==> v6: inputs <==
==> flow/design.v <==
module alu16bit (
  input clk,                 
  input reset,               
  input [2:0] operation,     
  input [15:0] operand_A,
  input [15:0] operand_B,
  output reg [31:0] result, 
  output reg carry_flag,
  output reg zero_flag
);
parameter [2:0] ADD  = 3'b000,
                SUB  = 3'b001,
                MUL  = 3'b010,
                AND  = 3'b011,
                OR   = 3'b100,
                NAND = 3'b101,
                NOR  = 3'b110,
                XOR  = 3'b111;
reg [31:0] alu_result;  
reg alu_carry;
reg alu_zero;
always @(*) begin
  alu_result = 32'b0;
  alu_carry  = 1'b0;
  alu_zero   = 1'b0;
  case (operation)
    ADD: begin
      {alu_carry, alu_result} = {1'b0, operand_A} + {1'b0, operand_B};
      alu_zero = (alu_result[15:0] == 16'b0);
    end
    SUB: begin
      {alu_carry, alu_result} = {1'b0, operand_A} - {1'b0, operand_B};
      alu_zero = (alu_result[15:0] == 16'b0);
    end
    MUL: begin
      alu_result = operand_A * operand_B;   
      alu_zero = (alu_result == 32'b0);
    end
    AND: begin
      alu_result = {16'b0, (operand_A & operand_B)};
      alu_zero = (alu_result[15:0] == 16'b0);
    end
    OR: begin
      alu_result = {16'b0, (operand_A | operand_B)};
      alu_zero = (alu_result[15:0] == 16'b0);
    end
    NAND: begin
      alu_result = {16'b0, ~(operand_A & operand_B)};
      alu_zero = (alu_result[15:0] == 16'b0);
    end
    NOR: begin
      alu_result = {16'b0, ~(operand_A | operand_B)};
      alu_zero = (alu_result[15:0] == 16'b0);
    end
    XOR: begin
      alu_result = {16'b0, (operand_A ^ operand_B)};
      alu_zero = (alu_result[15:0] == 16'b0);
    end
    default: begin
      alu_result = 32'b0;
      alu_carry  = 1'b0;
      alu_zero   = 1'b1;
    end
  endcase
end
always @(posedge clk) begin
  if (reset) begin
    result     <= 32'b0;
    carry_flag <= 1'b0;
    zero_flag  <= 1'b0;
  end else begin
    result     <= alu_result;
    carry_flag <= alu_carry;
    zero_flag  <= alu_zero;
  end
end
endmodule
==> flow/run.sh <==
#!/bin/bash
# the make line also repeats each setting of config.mk as NAME=value (left out here)
make -C /OpenROAD-flow-scripts/flow DESIGN_CONFIG=/design/flow/config.mk WORK_HOME=/design/flow/orfs CLKGATE_MAP_FILE= finish
==> flow/config.mk <==
export PLATFORM = sky130hd
export DESIGN_NAME = alu16bit
export DESIGN_NICKNAME = alu16bit
export VERILOG_FILES = /design/flow/design.v
export SDC_FILE = /design/flow/constraint.sdc
export NUM_CORES = 4
export LEC_CHECK = 0
export ABC_AREA = 0
export CAP_MARGIN = 20
export CORE_MARGIN = 10
export CORE_UTILIZATION = 63
export CTS_CLUSTER_DIAMETER = 205
export HOLD_SLACK_MARGIN = -0.04
export MAX_ROUTING_LAYER = met4
export SLEW_MARGIN = 5
export TNS_END_PERCENT = 15
==> flow/constraint.sdc <==
create_clock -name core_clock -period 7.16 [get_ports {clk}]
set_input_delay 1.4320 -clock core_clock [delete_from_list [all_inputs] [get_ports {clk}]]
set_output_delay 1.4320 -clock core_clock [all_outputs]
set_load 0.01 [all_outputs]
==> v13: changes against v6 <==
ABC_AREA = unset   (was 0)
CORE_MARGIN = 2   (was 10)
CORE_UTILIZATION = 59   (was 63)
CTS_CLUSTER_DIAMETER = unset   (was 205)
HOLD_SLACK_MARGIN = unset   (was -0.04)
MAX_ROUTING_LAYER = unset   (was met4)
SLEW_MARGIN = 20   (was 5)
TNS_END_PERCENT = unset   (was 15)
==> flow/constraint.sdc (replaced) <==
create_clock -name core_clock -period 5.07 [get_ports {clk}]
set_input_delay 1.0140 -clock core_clock [delete_from_list [all_inputs] [get_ports {clk}]]
set_output_delay 1.0140 -clock core_clock [all_outputs]
set_load 0.01 [all_outputs]
==> results <==
- v6 finished but failed the layout checks on negative setup slack. v13 failed in global routing.
- Between v13 and v6, the lower die size is in v13 (gap about 13%, measured against v6).
- Area after synthesis is the same in v6 and v13.
- Synthesized cell count is the same in v13 and v6.
==> figures <==
| metric | v6 | v13 |
|---|---|---|
| Result of the run | finished with violations | aborted with a tool error |
| Failing step | - | global routing |
| Violated checks | negative setup slack | - |
| Effective utilization at floorplan | 64.3% | 59.9% |
| Pre-CTS setup slack | -1.02 ns | -2.48 ns |
| Post-placement cell count | 2108 | 2195 |
| Detailed Place HPWL | 39.7 mm | 38.7 mm |
| Row cnt | 51 | 53 |
| Post-CTS Repair Setup Buffers | 29 | 103 |
| Placed standard-cell area | 15200 um^2 | 16300 um^2 |
| Std-Cell Core Area | 19600 um^2 | 21000 um^2 |
| Final weighted congestion in routability-driven placement | 1.06 | 1.02 |
| Die outline area | 26100 um^2 | 22500 um^2 |
| Horiz. Die Dim | 161 um | 150 um |
| Post-cts sizing count | 218 | 397 |
| Vertical die dimension | 161 um | 150 um |


==> inputs of maple <==
// alu16bit: RTL as listed in full above, without the edits since
clock: 5.09 ns
lec_check: 0
cap_margin: 20
core_margin: 2
core_utilization: 59
slew_margin: 20
run.sh (not shown) runs the stock make flow with config.mk's settings and CLKGATE_MAP_FILE=.
==> inputs of tundra, as changes to maple <==
--- a/flow/config.mk
+++ b/flow/config.mk
@@ -8,4 +8,7 @@
 export CAP_MARGIN = 20
 export CORE_MARGIN = 2
-export CORE_UTILIZATION = 59
+export CORE_UTILIZATION = 66
+export CTS_CLUSTER_DIAMETER = 51
+export MAX_ROUTING_LAYER = met4
 export SLEW_MARGIN = 20
+export TNS_END_PERCENT = 5
==> flow/constraint.sdc (replaced) <==
create_clock -name core_clock -period 7.2 [get_ports {clk}]
set_input_delay 1.4400 -clock core_clock [delete_from_list [all_inputs] [get_ports {clk}]]
set_output_delay 1.4400 -clock core_clock [all_outputs]
set_load 0.01 [all_outputs]
==> summary of the runs <==
tundra completed, yet does not pass: setup timing. maple died in global routing, error GRT-0232. In synthesized cell count, maple and tundra do not differ. In synthesized area, maple and tundra do not differ. Of tundra and maple, maple has the higher die size (gap about 10%, measured against maple).
==> figures <==
metric	maple	tundra
Chip area	0.02255 sq mm	0.02022 sq mm
Number of H-tree branching levels	2	2
Site Rows	53	50
Area share, top type	31.14%	31.14%
Width of the chip	150.2 um	142.2 um
Fraction of the yosys area taken by sequential cells	5.401%	5.401%
Final GP Congestion	0.9863	1.075
Pre-CTS worst setup slack	-2.375 ns	-1.084 ns
Post-synthesis xor/xnor area fraction	3.683%	3.683%
Post-placement cell area	0.01621 sq mm	0.01529 sq mm
Initial standard-cell utilization of the core	59.95%	67.37%
Status	did not finish	complete, but fails checks
Stage where the flow stopped	global routing	-
Reasons for failing layout checks	-	setup timing
Die Height	150.2 um	142.2 um
Ao+oa area frac	13.78%	13.78%
Dpl hpwl	38,630 um	40,680 um
Post-CTS Setup Inserts	84	12
DP Cell Count	2,193	2,084
Chip area estimate from yosys synthesis	0.01260 sq mm	0.01260 sq mm
CTS root buffer	clkbuf_16	clkbuf_16
I/O pin cnt	71	71
Post-synth tally of flip-flops with integrated enable	0	0
Core region area	0.02102 sq mm	0.01871 sq mm
Post-cts sizing count	355	90


==> run a: inputs <==
Starts from the design.v that is shown in full above.
==> flow/config.mk <==
export PLATFORM = sky130hd
export DESIGN_NAME = alu16bit
export DESIGN_NICKNAME = alu16bit
export VERILOG_FILES = /design/flow/design.v
export SDC_FILE = /design/flow/constraint.sdc
export NUM_CORES = 4
export LEC_CHECK = 0
export ABC_AREA = 0
export CAP_MARGIN = 5
export CELL_PAD_IN_SITES_DETAIL_PLACEMENT = 2
export CORE_MARGIN = 5
export CORE_UTILIZATION = 60
export CTS_CLUSTER_DIAMETER = 102
export CTS_CLUSTER_SIZE = 12
export GPL_ROUTABILITY_DRIVEN = 1
export MAX_ROUTING_LAYER = met4
export MIN_ROUTING_LAYER = met1
export PLACE_DENSITY_LB_ADDON = 0.18
export SETUP_SLACK_MARGIN = 0.85
export SLEW_MARGIN = 20
export TNS_END_PERCENT = 40
==> flow/constraint.sdc <==
create_clock -name core_clock -period 12.4 [get_ports {clk}]
set_input_delay 2.4800 -clock core_clock [delete_from_list [all_inputs] [get_ports {clk}]]
set_output_delay 2.4800 -clock core_clock [all_outputs]
set_load 0.01 [all_outputs]
==> run b: changes against run a <==
ABC_AREA = unset   (was 0)
CAP_MARGIN = 20   (was 5)
CELL_PAD_IN_SITES_DETAIL_PLACEMENT = unset   (was 2)
CORE_MARGIN = 2   (was 5)
CORE_UTILIZATION = 72   (was 60)
CTS_CLUSTER_DIAMETER = 235   (was 102)
CTS_CLUSTER_SIZE = 44   (was 12)
GPL_ROUTABILITY_DRIVEN = unset   (was 1)
MAX_ROUTING_LAYER = unset   (was met4)
MIN_ROUTING_LAYER = unset   (was met1)
PLACE_DENSITY_LB_ADDON = unset   (was 0.18)
SETUP_SLACK_MARGIN = unset   (was 0.85)
TNS_END_PERCENT = unset   (was 40)
==> flow/constraint.sdc (replaced) <==
create_clock -name core_clock -period 5.62 [get_ports {clk}]
set_input_delay 1.1240 -clock core_clock [delete_from_list [all_inputs] [get_ports {clk}]]
set_output_delay 1.1240 -clock core_clock [all_outputs]
set_load 0.01 [all_outputs]
==> run c: changes against run a <==
ABC_AREA = unset   (was 0)
CAP_MARGIN = 20   (was 5)
CELL_PAD_IN_SITES_DETAIL_PLACEMENT = unset   (was 2)
CORE_MARGIN = 2   (was 5)
CORE_UTILIZATION = 40   (was 60)
CTS_CLUSTER_DIAMETER = unset   (was 102)
CTS_CLUSTER_SIZE = unset   (was 12)
GPL_ROUTABILITY_DRIVEN = unset   (was 1)
MAX_ROUTING_LAYER = unset   (was met4)
MIN_ROUTING_LAYER = unset   (was met1)
PLACE_DENSITY = 0.95   (was unset)
PLACE_DENSITY_LB_ADDON = unset   (was 0.18)
SETUP_SLACK_MARGIN = -0.22   (was 0.85)
TNS_END_PERCENT = 35   (was 40)
==> flow/constraint.sdc (replaced) <==
create_clock -name core_clock -period 7.2 [get_ports {clk}]
set_input_delay 1.4400 -clock core_clock [delete_from_list [all_inputs] [get_ports {clk}]]
set_output_delay 1.4400 -clock core_clock [all_outputs]
set_load 0.01 [all_outputs]
==> comparison table <==
HPWL after detailed placement: run c 38200 µm; run a -; run b 41300 µm
Adder Area Share: run c 46.2%; run a 46.2%; run b 46.2%
Placer's final routability congestion estimate: run c 1.09; run a 1.09; run b 1.12
Status: run c failed layout checks; run a did not finish; run b did not finish
Last stage reached: run c -; run a detailed placement (3_5_place_dp); run b clock tree synthesis (4_1_cts)
Violated checks: run c negative setup slack; run a -; run b -
Leading cell type by number of instances after synthesis: run c sky130_fd_sc_hd__inv_1; run a sky130_fd_sc_hd__inv_1; run b sky130_fd_sc_hd__inv_1
Synthesis-stage register bit count: run c 34; run a 34; run b 34
Multiplexer fraction of the synthesized cell area: run c 0.903%; run a 0.903%; run b 0.903%
Yosys top cell by area: run c sky130_fd_sc_hd__fa_1; run a sky130_fd_sc_hd__fa_1; run b sky130_fd_sc_hd__fa_1
Die Footprint: run c 0.0329 mm²; run a 0.0240 mm²; run b 0.0186 mm²
Count of mapped cells out of synthesis: run c 1602; run a 1602; run b 1602
Top-area cell share: run c 31.1%; run a 31.1%; run b 31.1%
Post-Place Cells: run c 2206; run a -; run b 2109
Register area share after synthesis: run c 5.40%; run a 5.40%; run b 5.40%
Core region area: run c 0.0308 mm²; run a 0.0208 mm²; run b 0.0172 mm²
Number of rows created at floorplan: run c 64; run a 53; run b 48
Nets in the synthesized netlist: run c 1987; run a 1987; run b 1987
Num ports: run c 71; run a 71; run b 71
Fraction of registers with async set or reset after synthesis: run c 0%; run a 0%; run b 0%
Xor-xnor portion of the synthesized cell area: run c 3.68%; run a 3.68%; run b 3.68%
Initial core utilization: run c 40.9%; run a 60.5%; run b 73.4%
Die height: run c 181 µm; run a 155 µm; run b 136 µm
Netlist area before placement: run c 0.0126 mm²; run a 0.0126 mm²; run b 0.0126 mm²
Placement Setup Slack: run c -0.864 ns; run a -; run b -2.17 ns
Die X-Extent: run c 181 µm; run a 155 µm; run b 136 µm
Synth cell types: run c 79; run a 79; run b 79
Cell area after placement: run c 0.0151 mm²; run a -; run b 0.0159 mm²
